Setup of run 1:
// comp_mult_top
module comp_mult_top #(
parameter NO_MULT   = 4     ,  
parameter APB_BADDR = 0     ,  
parameter SYS_AW    = 16    ,  
parameter REG_DW    = 16       
)(
input                    clk         ,  
input                    rst_n       ,  
input      [ SYS_AW-1:0] apb_paddr   ,  
input                    apb_psel    ,  
input                    apb_penable ,  
input                    apb_pwrite  ,  
input      [REG_DW -1:0] apb_pwdata  ,  
output                   apb_pready  ,  
output reg [REG_DW -1:0] apb_prdata  ,  
output reg               apb_pslverr ,  
output reg               mem_ce      ,  
output reg               mem_we      ,  
output reg [SYS_AW -1:0] mem_addr    ,  
output reg [     8 -1:0] mem_wr_data ,  
input      [     8 -1:0] mem_rd_data    
);
make LEC_CHECK=0 ABC_AREA=1 CAP_MARGIN=25 CORE_ASPECT_RATIO=1.43 CORE_MARGIN=8 CORE_UTILIZATION=72 CTS_CLUSTER_DIAMETER=227 CTS_CLUSTER_SIZE=98 GPL_ROUTABILITY_DRIVEN=0 GPL_TIMING_DRIVEN=1 HOLD_SLACK_MARGIN=0.19 PLACE_DENSITY_LB_ADDON=0.3 SLEW_MARGIN=5 TNS_END_PERCENT=20 finish   # period 9.98 ns
run.sh (not shown) runs the stock make flow with config.mk's settings and CLKGATE_MAP_FILE=.
Run 1 finished every step from synthesis to the final layout, and the layout passed the timing, DRC and antenna checks.
## Diff of input files: run 2 against run 1
# run 1
export LEC_CHECK = 0
export ABC_AREA = 1
export CAP_MARGIN = 25
export CORE_ASPECT_RATIO = 1.43
export CORE_MARGIN = 8
export CORE_UTILIZATION = 72
export CTS_CLUSTER_DIAMETER = 227
export CTS_CLUSTER_SIZE = 98
export GPL_ROUTABILITY_DRIVEN = 0
export GPL_TIMING_DRIVEN = 1
export HOLD_SLACK_MARGIN = 0.19
export PLACE_DENSITY_LB_ADDON = 0.3
export SLEW_MARGIN = 5
export TNS_END_PERCENT = 20
create_clock -name core_clock -period 9.98 [get_ports {clk}]
# run 2
export LEC_CHECK = 0
export ABC_AREA = 0
export CAP_MARGIN = 10
export CELL_PAD_IN_SITES_DETAIL_PLACEMENT = 1
export CORE_MARGIN = 7
export CORE_UTILIZATION = 41
export CTS_CLUSTER_SIZE = 40
export GPL_ROUTABILITY_DRIVEN = 1
export GPL_TIMING_DRIVEN = 1
export HOLD_SLACK_MARGIN = 0.19
export MAX_ROUTING_LAYER = met4
export PLACE_DENSITY = 0.59
export SETUP_SLACK_MARGIN = 0.67
export SLEW_MARGIN = 20
create_clock -name core_clock -period 9.98 [get_ports {clk}]
==> comparison <==
- Run 1 -> run 2: measured slew at the worst slew-check pin flat
- The fraction of standard cell area that is sequential of run 2 is higher than that of run 1.
- Comparing run 2 and run 1, the lower final setup slack of the worst path was measured on run 2.
- Run 1 reports its largest combinational cell category by area as simple AND/OR/NAND/NOR gates while run 2 reports adder cells.
The following lists how run 3 was set up differently from run 2:
# run 2
export LEC_CHECK = 0
export ABC_AREA = 0
export CAP_MARGIN = 10
export CELL_PAD_IN_SITES_DETAIL_PLACEMENT = 1
export CORE_MARGIN = 7
export CORE_UTILIZATION = 41
export CTS_CLUSTER_SIZE = 40
export GPL_ROUTABILITY_DRIVEN = 1
export GPL_TIMING_DRIVEN = 1
export HOLD_SLACK_MARGIN = 0.19
export MAX_ROUTING_LAYER = met4
export PLACE_DENSITY = 0.59
export SETUP_SLACK_MARGIN = 0.67
export SLEW_MARGIN = 20
create_clock -name core_clock -period 9.98 [get_ports {clk}]
# run 3
export LEC_CHECK = 0
export ABC_AREA = 1
export CAP_MARGIN = 25
export CORE_MARGIN = 8
export CORE_UTILIZATION = 45
export CTS_CLUSTER_DIAMETER = 227
export CTS_CLUSTER_SIZE = 98
export GPL_ROUTABILITY_DRIVEN = 0
export GPL_TIMING_DRIVEN = 1
export HOLD_SLACK_MARGIN = 0.19
export PLACE_DENSITY_LB_ADDON = 0.3
export SLEW_MARGIN = 20
export TNS_END_PERCENT = 20
create_clock -name core_clock -period 9.98 [get_ports {clk}]
Looking only at shortest clock period the worst path allows after layout, and setting everything else aside, the higher value of run 2 and run 3 goes to run 2. Routed wirelength normalized by instance count in run 3 vs run 2: down 4.4 um. Between run 2 and run 3, count of non-filler cells in the finished layout is higher for run 3, run 2 comes in under that. Compared with run 2, run 3 improves final wirelength.
The following lists how run 4 was set up differently from run 3:
# run 3
export LEC_CHECK = 0
export ABC_AREA = 1
export CAP_MARGIN = 25
export CORE_MARGIN = 8
export CORE_UTILIZATION = 45
export CTS_CLUSTER_DIAMETER = 227
export CTS_CLUSTER_SIZE = 98
export GPL_ROUTABILITY_DRIVEN = 0
export GPL_TIMING_DRIVEN = 1
export HOLD_SLACK_MARGIN = 0.19
export PLACE_DENSITY_LB_ADDON = 0.3
export SLEW_MARGIN = 20
export TNS_END_PERCENT = 20
create_clock -name core_clock -period 9.98 [get_ports {clk}]
# run 4
export LEC_CHECK = 0
export ABC_AREA = 1
export CAP_MARGIN = 25
export CORE_ASPECT_RATIO = 1.42
export CORE_MARGIN = 8
export CORE_UTILIZATION = 72
export CTS_CLUSTER_DIAMETER = 227
export CTS_CLUSTER_SIZE = 98
export GPL_ROUTABILITY_DRIVEN = 0
export GPL_TIMING_DRIVEN = 1
export HOLD_SLACK_MARGIN = 0.19
export PLACE_DENSITY_LB_ADDON = 0.3
export SLEW_MARGIN = 20
export TNS_END_PERCENT = 20
create_clock -name core_clock -period 9.98 [get_ports {clk}]
Findings:
Clock group share of total power: run 4 > run 3. On final critical path time including I/O delays and setup: between run 3 and run 4, it ends up lower for run 3. Between run 3 and run 4, the buffering overhead figures differ only marginally. In the tables for run 3 and run 4, final cell count reads lower with run 4. Compared with run 3, run 4 shows count of vias placed by the detailed router that has gone up by a little under 10%.

---

Setup of build 79:
Starting RTL as in the previous note.
Settings: LEC_CHECK=0, ABC_AREA=1, CAP_MARGIN=20, CELL_PAD_IN_SITES_DETAIL_PLACEMENT=2, CELL_PAD_IN_SITES_GLOBAL_PLACEMENT=2, CORE_ASPECT_RATIO=0.65, CORE_MARGIN=9, CORE_UTILIZATION=40, CTS_CLUSTER_SIZE=88, MAX_ROUTING_LAYER=met5, MIN_ROUTING_LAYER=met1, SLEW_MARGIN=20; clock period 10.0 ns.
Build 79 finished all stages; the layout is clean.
Setup changes, build 79 to build 78
Settings: a change of CORE_MARGIN from 9 to 2; a deleted CELL_PAD_IN_SITES_DETAIL_PLACEMENT that had been 2; a deleted CTS_CLUSTER_SIZE that had been 88; a deleted ABC_AREA that had been 1; a change of MAX_ROUTING_LAYER from met5 to met4; an added PLACE_DENSITY_LB_ADDON of 0.04; a change of MIN_ROUTING_LAYER from met1 to met2; a deleted CORE_ASPECT_RATIO that had been 0.65; a deleted CELL_PAD_IN_SITES_GLOBAL_PLACEMENT that had been 2; a change of CORE_UTILIZATION from 40 to 16.
Result for build 79 and build 78: all clean
Biggest cell delay along the critical path in build 78 is 0.08 ns above build 79.
Of build 79 and build 78, the run reporting the higher logic gate fraction of the total cell area was build 79.
Build 78 does worse than build 79 on hold slack.
In build 78, the share of total power consumed by net switching came out 11 points above the value in build 79.
Edits applied to the flow inputs when going from build 78 to build 9:
Settings: MIN_ROUTING_LAYER: met2 -> unset; MAX_ROUTING_LAYER: met4 -> unset; CORE_UTILIZATION: 16 -> 40; PLACE_DENSITY_LB_ADDON: 0.04 -> unset.
Results
Build 78: done, clean on timing, DRC and antenna
Build 9 finished all stages; the layout is clean.
Between build 78 and build 9, the flow reports average wire per cell in the routed design decreasing by more than 10%.
Re HPWL reported at the end of detailed placement: build 78 and build 9 aren't equal, and the lower value belongs to build 9.
Lower leakage component of the power goes to build 9 over build 78.
Of build 78 and build 9, the lower required time of the critical path belongs to build 9.
On build 9: sequential share of cell area is 1.2 points higher than what build 78 gave.
Relative to build 78, worst setup skew after layout has decreased by 0.0071 ns in build 9.
Build 9 vs build 78 on non-clock buffer count: build 9 is the lower one.
From build 78 to build 9 the numbers moved as follows: via count shows a reduction of 28%; setup slack shows an increase of 0.093 ns.
Cmp build 78 and build 9 / layout-stage area growth over the synthesis result / lower: build 9
Input changes introduced in build 35 (baseline for comparison: build 9):
Settings: setting CELL_PAD_IN_SITES_DETAIL_PLACEMENT to 1 for the first time; setting MIN_ROUTING_LAYER to met2 for the first time; setting CORE_ASPECT_RATIO to 0.65 for the first time.
--- outcome ---
Wire length of the first global-routing pass of build 35 exceeds that of build 9 by more than a quarter.
Status: overall die area parity (build 9, build 35)
On build 35: non-clock buffer count is 4 higher than what build 9 gave.
Looking at critical path depth in cells, build 35 sits 2 above build 9.
Between build 35 and build 9, the clock power is higher for build 35.
Taking build 9 as the reference, in build 35 fraction of power consumed by combinational cells now sits higher, post-layout period usage of the worst path now sits higher.
Fmax on build 35 is behind build 9.
Build 9 → build 35: footprint of the multi-input gates has increased, total power after layout has increased.
What build 29 does differently from build 35 at the input level:
Settings: CORE_MARGIN changed from 2 to 7; CORE_ASPECT_RATIO removed (was 0.65); CELL_PAD_IN_SITES_GLOBAL_PLACEMENT newly set to 2; TNS_END_PERCENT newly set to 15; MIN_ROUTING_LAYER removed (was met2); CAP_MARGIN changed from 20 to 40; CTS_CLUSTER_SIZE newly set to 41; CTS_CLUSTER_DIAMETER newly set to 334; CELL_PAD_IN_SITES_DETAIL_PLACEMENT removed (was 1).
--- outcome ---
On layout overhead on the synthesized area, build 29 and build 35 are neck and neck.
Build 29 ended up with a higher maximum operating frequency than build 35 did.
Build 29 vs build 35 — non-clock buffer count climbed by more than 10%
Summary: total power draw, build 29 better than build 35
Net count reported at finish, build 29 and build 35, higher one = build 29.
Build 29 vs. build 35: number of optimization iterations in the first detailed-route pass went down by 4.
The design area of build 35 and that of build 29 are within noise of each other.
[inputs] build 85 vs build 29
Settings: PLACE_DENSITY now 0.89, previously not set; CTS_CLUSTER_SIZE now 100, was 41; CORE_UTILIZATION now 57, was 40; CORE_MARGIN now 2, was 7; TNS_END_PERCENT now 10, was 15; CAP_MARGIN now 15, was 40; CELL_PAD_IN_SITES_GLOBAL_PLACEMENT now 0, was 2.
Results
Summary: with build 29 as the reference, via count in build 85 moved up by a little under 10%.
On build 85: clock skew is 0.013 ns higher than what build 29 gave.
Measured against each other, build 85 and build 29 differ in non-clock buffering overhead in the final layout, the higher figure coming from build 29.
Power consumption: build 85 lower than build 29
From build 29 to build 85 the numbers moved as follows: switching power now smaller; wire length now smaller; fmax now smaller; post-layout worst setup margin now smaller.

---

Starting RTL as in the previous note.
==> flow/config.mk <==
export PLATFORM = sky130hd
export DESIGN_NAME = comp_mult_top
export DESIGN_NICKNAME = comp_mult_top
export VERILOG_FILES = /design/flow/design.v
export SDC_FILE = /design/flow/constraint.sdc
export NUM_CORES = 4
export LEC_CHECK = 0
export ABC_AREA = 1
export CAP_MARGIN = 20
export CORE_MARGIN = 2
export CORE_UTILIZATION = 69
export CTS_CLUSTER_SIZE = 95
export SLEW_MARGIN = 20
export TNS_END_PERCENT = 10
==> flow/constraint.sdc <==
create_clock -name core_clock -period 5.37 [get_ports {clk}]
set_input_delay 1.0740 -clock core_clock [delete_from_list [all_inputs] [get_ports {clk}]]
set_output_delay 1.0740 -clock core_clock [all_outputs]
set_load 0.01 [all_outputs]
The starting point completed and failed the layout checks on negative setup slack.
==> next run, changes <==
Settings changed: CORE_UTILIZATION 69 to 62, CTS_CLUSTER_DIAMETER set to 295, CTS_CLUSTER_SIZE 95 to 98, TNS_END_PERCENT 10 to 5.
Clock period 5.37 ns to 3.92 ns, I/O delays scaled along.
The changed run finished with negative setup slack left.
Critical path depth came out higher by 3.
Routed wire length came out lower by about a fifth.
Total power came out higher by a quarter to a third.
Sequential share of layout area came out lower by 0.12 points.
Global-route usage came out lower by 11 points.
Maximum frequency came out higher by roughly a tenth.

---

## oak
comp_mult_top again, from the RTL that the note above started with.
make LEC_CHECK=0 ABC_AREA=1 CAP_MARGIN=20 CORE_MARGIN=2 CORE_UTILIZATION=71 CTS_CLUSTER_DIAMETER=28 CTS_CLUSTER_SIZE=72 PLACE_DENSITY_LB_ADDON=0.27 SETUP_SLACK_MARGIN=1.1 SLEW_MARGIN=20 finish   # period 6.47 ns
oak is listed as incomplete: the tool reported an error in global routing (5_1_grt) and the run ended there.
Here is what was changed in the inputs of pine compared with oak.
Settings: changing SETUP_SLACK_MARGIN from 1.1 to 0.16; setting HOLD_SLACK_MARGIN to -0.09 for the first time; changing CTS_CLUSTER_DIAMETER from 28 to 197; changing CTS_CLUSTER_SIZE from 72 to 32; changing the clock period (ns, I/O delays scaled along) from 6.47 to 6.54.
Findings:
- Although it ran to completion, pine produced a layout that fails the final checks because of setup timing.
- pine vs oak: number of gates resized after cts down
- Row count: pine vs oak identical
- From oak to pine, depth of the CTS H-tree did not move at all.
- Changes observed in pine relative to oak: last weighted congestion value of the routability-driven placer decreased about 1.3%, number of cells after detailed placement decreased by 32 relative to the old numbers.
- Horizontal extent of the die came out exactly the same in oak and pine.
Input-level comparison between birch and pine:
Settings: clearing PLACE_DENSITY_LB_ADDON, which used to be 0.27; clearing CTS_CLUSTER_SIZE, which used to be 32; clearing CTS_CLUSTER_DIAMETER, which used to be 197; clearing SETUP_SLACK_MARGIN, which used to be 0.16; clearing HOLD_SLACK_MARGIN, which used to be -0.09; clearing ABC_AREA, which used to be 1; swapping 71 for 52 in CORE_UTILIZATION; swapping 6.54 for 5.52 in the clock period (ns, I/O delays scaled along).
==> results <==
No crash in birch: every stage finished, but the layout fails its final checks due to setup timing. Note that the die size recorded for pine amounts to 0.80 times the value seen in birch. Summary of birch over pine: number of global-route vias before repair decreased 5986; buffering overhead increased 3.5 points. | number of cells in the yosys synthesis report | birch vs pine | about 26% lower |. birch reports a lower share of total power in sequential cells than pine does. birch ends up with higher sequential share of layout area than pine does. birch reports a lower post-CTS setup repair buffer count than pine does. Higher final wirelength among pine and birch: pine. Diff birch..pine | total inserted antenna cells | negligible. For the utilization of the core after routing, birch came in 22 points lower than pine did. Compared with pine, birch shows a setup slack of the critical path after layout that is 0.75 ns lower.

---

Starting RTL as in the previous note.
Design comp_mult_top, start of the top module:
module comp_mult_top #(
parameter NO_MULT   = 4     ,  
parameter APB_BADDR = 0     ,  
parameter SYS_AW    = 16    ,  
parameter REG_DW    = 16       
)(
input                    clk         ,  
input                    rst_n       ,  
input      [ SYS_AW-1:0] apb_paddr   ,  
input                    apb_psel    ,  
input                    apb_penable ,  
input                    apb_pwrite  ,  
input      [REG_DW -1:0] apb_pwdata  ,  
output                   apb_pready  ,  
output reg [REG_DW -1:0] apb_prdata  ,  
output reg               apb_pslverr ,  
output reg               mem_ce      ,  
output reg               mem_we      ,  
output reg [SYS_AW -1:0] mem_addr    ,  
output reg [     8 -1:0] mem_wr_data ,  
input      [     8 -1:0] mem_rd_data    
);
==> flow/config.mk <==
export PLATFORM = sky130hd
export DESIGN_NAME = comp_mult_top
export DESIGN_NICKNAME = comp_mult_top
export VERILOG_FILES = /design/flow/design.v
export SDC_FILE = /design/flow/constraint.sdc
export NUM_CORES = 4
export LEC_CHECK = 0
export CAP_MARGIN = 10
export CORE_ASPECT_RATIO = 0.61
export CORE_MARGIN = 2
export CORE_UTILIZATION = 16
export GPL_TIMING_DRIVEN = 0
export HOLD_SLACK_MARGIN = 0.25
export MAX_ROUTING_LAYER = met5
export MIN_ROUTING_LAYER = met2
export PLACE_DENSITY_LB_ADDON = 0.21
export SLEW_MARGIN = 15
export TNS_END_PERCENT = 45
==> flow/constraint.sdc <==
create_clock -name core_clock -period 10.0 [get_ports {clk}]
set_input_delay 2.0000 -clock core_clock [delete_from_list [all_inputs] [get_ports {clk}]]
set_output_delay 2.0000 -clock core_clock [all_outputs]
set_load 0.01 [all_outputs]
Change:
CAP_MARGIN = 40   (was 10)
CELL_PAD_IN_SITES_GLOBAL_PLACEMENT = 0   (was default)
CORE_ASPECT_RATIO = default   (was 0.61)
CORE_UTILIZATION = 67   (was 16)
CTS_CLUSTER_DIAMETER = 334   (was default)
CTS_CLUSTER_SIZE = 100   (was default)
GPL_TIMING_DRIVEN = default   (was 0)
HOLD_SLACK_MARGIN = default   (was 0.25)
MAX_ROUTING_LAYER = default   (was met5)
MIN_ROUTING_LAYER = default   (was met2)
PLACE_DENSITY_LB_ADDON = default   (was 0.21)
SLEW_MARGIN = 0   (was 15)
TNS_END_PERCENT = 10   (was 45)
Cell area goes down by about 8%. Routed wire length decreases by about 36%. Worst hold slack got worse by 0.013 ns. Via count fell by 29%.
Change:
CAP_MARGIN = 15   (was 40)
CORE_MARGIN = 8   (was 2)
CTS_CLUSTER_DIAMETER = 262   (was 334)
SLEW_MARGIN = 20   (was 0)
What happened: Via count drops by about 0.45%; non-clock buffer count decreases by 1; die area rises by 14%; setup slack is better by 0.10 ns; sequential power barely changes; utilization is lower by 0.20 points; final cell count barely changes; power rose by 1.7%; maximum frequency goes up by 1.1%; routed wire length increases by about 2%.
Change:
CELL_PAD_IN_SITES_GLOBAL_PLACEMENT = 2   (was 0)
CORE_MARGIN = 2   (was 8)
CORE_UTILIZATION = 40   (was 67)
CTS_CLUSTER_DIAMETER = 258   (was 262)
TNS_END_PERCENT = 15   (was 10)
Result: Setup slack is better by 0.065 ns. Combinational power hardly moves. Wire length climbs by about 13%. Clock skew decreases by 0.0067 ns. Non-clock buffer count climbs by 5. Critical path depth fell by 1. Via count falls by about 3%. Hold slack gets better by 0.013 ns. Total power climbs by about 1.3%.
Power is estimated from default activity; no workload was simulated.
